== build 31 ==
==> flow/design.v (excerpt) <==
module non_restoring_divider #(
    parameter DATA_WIDTH = 32
) (
    input  logic                    clk_i,
    input  logic                    clk_en_i,
    input  logic                    rst_n_i,
    input  logic [DATA_WIDTH - 1:0] dividend_i,
    input  logic [DATA_WIDTH - 1:0] divisor_i,
    input  logic                    data_valid_i,
    output logic [DATA_WIDTH - 1:0] quotient_o,
    output logic [DATA_WIDTH - 1:0] remainder_o,
    output logic                    divide_by_zero_o,
    output logic                    data_valid_o,
    output logic                    idle_o
);
clock: 4.5 ns
lec_check: 0
abc_area: 1
cap_margin: 20
core_aspect_ratio: 0.5
core_margin: 2
core_utilization: 72
cts_cluster_diameter: 280
cts_cluster_size: 97
setup_slack_margin: 0.99
slew_margin: 20
tns_end_percent: 10
run.sh (not shown) runs the stock make flow with config.mk's settings and CLKGATE_MAP_FILE=.
Build 31 terminated abnormally: 5_1_grt reported ODB-0269.
The inputs of build 30 differ from those of build 31 as listed below.
# build 31
export LEC_CHECK = 0
export ABC_AREA = 1
export CAP_MARGIN = 20
export CORE_ASPECT_RATIO = 0.5
export CORE_MARGIN = 2
export CORE_UTILIZATION = 72
export CTS_CLUSTER_DIAMETER = 280
export CTS_CLUSTER_SIZE = 97
export SETUP_SLACK_MARGIN = 0.99
export SLEW_MARGIN = 20
export TNS_END_PERCENT = 10
create_clock -name core_clock -period 4.5 [get_ports {clk_i}]
# build 30
export LEC_CHECK = 0
export ABC_AREA = 1
export CAP_MARGIN = 20
export CORE_MARGIN = 2
export CORE_UTILIZATION = 72
export CTS_CLUSTER_DIAMETER = 280
export CTS_CLUSTER_SIZE = 97
export SLEW_MARGIN = 20
export TNS_END_PERCENT = 10
create_clock -name core_clock -period 4.5 [get_ports {clk_i}]
- Looking at the reports, build 30 completed the entire flow and the layout it produced met the timing, DRC and antenna checks.
- Compared to build 31, build 30 has worst slack at placement 0.081 ns lower.
- Reported for build 30 and build 31, area share of xor/xnor cells in the synthesized design turned out identical to the last digit.
- Async set-reset flop share out of synthesis came out exactly the same in build 30 and build 31.
- ~same fraction of the yosys area taken by sequential cells in build 30 and build 31
The following lists how build 28 was set up differently from build 30:
# build 30
export LEC_CHECK = 0
export ABC_AREA = 1
export CAP_MARGIN = 20
export CORE_MARGIN = 2
export CORE_UTILIZATION = 72
export CTS_CLUSTER_DIAMETER = 280
export CTS_CLUSTER_SIZE = 97
export SLEW_MARGIN = 20
export TNS_END_PERCENT = 10
create_clock -name core_clock -period 4.5 [get_ports {clk_i}]
# build 28
export LEC_CHECK = 0
export CAP_MARGIN = 20
export CORE_MARGIN = 2
export CORE_UTILIZATION = 40
export SLEW_MARGIN = 20
create_clock -name core_clock -period 5.24 [get_ports {clk_i}]
==> results <==
Having completed the whole flow, build 28 delivered a layout that passed the timing, DRC and antenna checks. Re final area: build 30 was higher than build 28. Between build 28 and build 30, the routed length on met2 is lower for build 28. In the flow results for build 28 and build 30, the total iterations of the first detailed-routing run is smaller on build 28. Reported for build 28 and build 30, number of endpoints with negative hold slack in the final report turned out identical to the last digit. | post-placement cell count | build 28 vs build 30 | about 33% lower |. Build 28 — area after synthesis 19% lower, build 30 as reference. Going from build 30 to build 28, number of placement rows grew by more than 10%. The higher relative contribution of the clock network to total power came out of build 28. Per the comparison of build 28 with build 30, core utilization of the finished layout fell 35 points; total chip power fell 750 uW; maximum number of pins on one net before global-route repair fell about 40%. met4 as the highest layer used for signal routing was reported by build 30, and met5 by build 28.
[inputs] build 54 vs build 28
# build 28
export LEC_CHECK = 0
export CAP_MARGIN = 20
export CORE_MARGIN = 2
export CORE_UTILIZATION = 40
export SLEW_MARGIN = 20
create_clock -name core_clock -period 5.24 [get_ports {clk_i}]
# build 54
export LEC_CHECK = 0
export CAP_MARGIN = 20
export CORE_MARGIN = 2
export CORE_UTILIZATION = 68
export CTS_CLUSTER_SIZE = 36
export HOLD_SLACK_MARGIN = -0.04
export SLEW_MARGIN = 20
create_clock -name core_clock -period 4.19 [get_ports {clk_i}]
The flow completed for build 54, but it is not clean: the layout still shows setup timing.
Comparing build 54 and build 28, the lower final design instance area without fill is on build 28.
Delta (build 54 minus build 28): x dimension of the die lower, switching power as a share of total power higher.
Compared build 54 vs build 28, and number of fillers in the final layout is down in build 54.
Count of clock-buffer cells in the layout was lower in the run labelled build 28.
Build 28 -> build 54: combinational power increased by more than half
Build 54 vs build 28: core occupancy in the finished layout up
~same number of enable-type register cells in the synthesized netlist in build 54 and build 28
Final setup TNS down 0.69 ns in build 54 wrt build 28
Power is estimated from default activity; no workload was simulated.
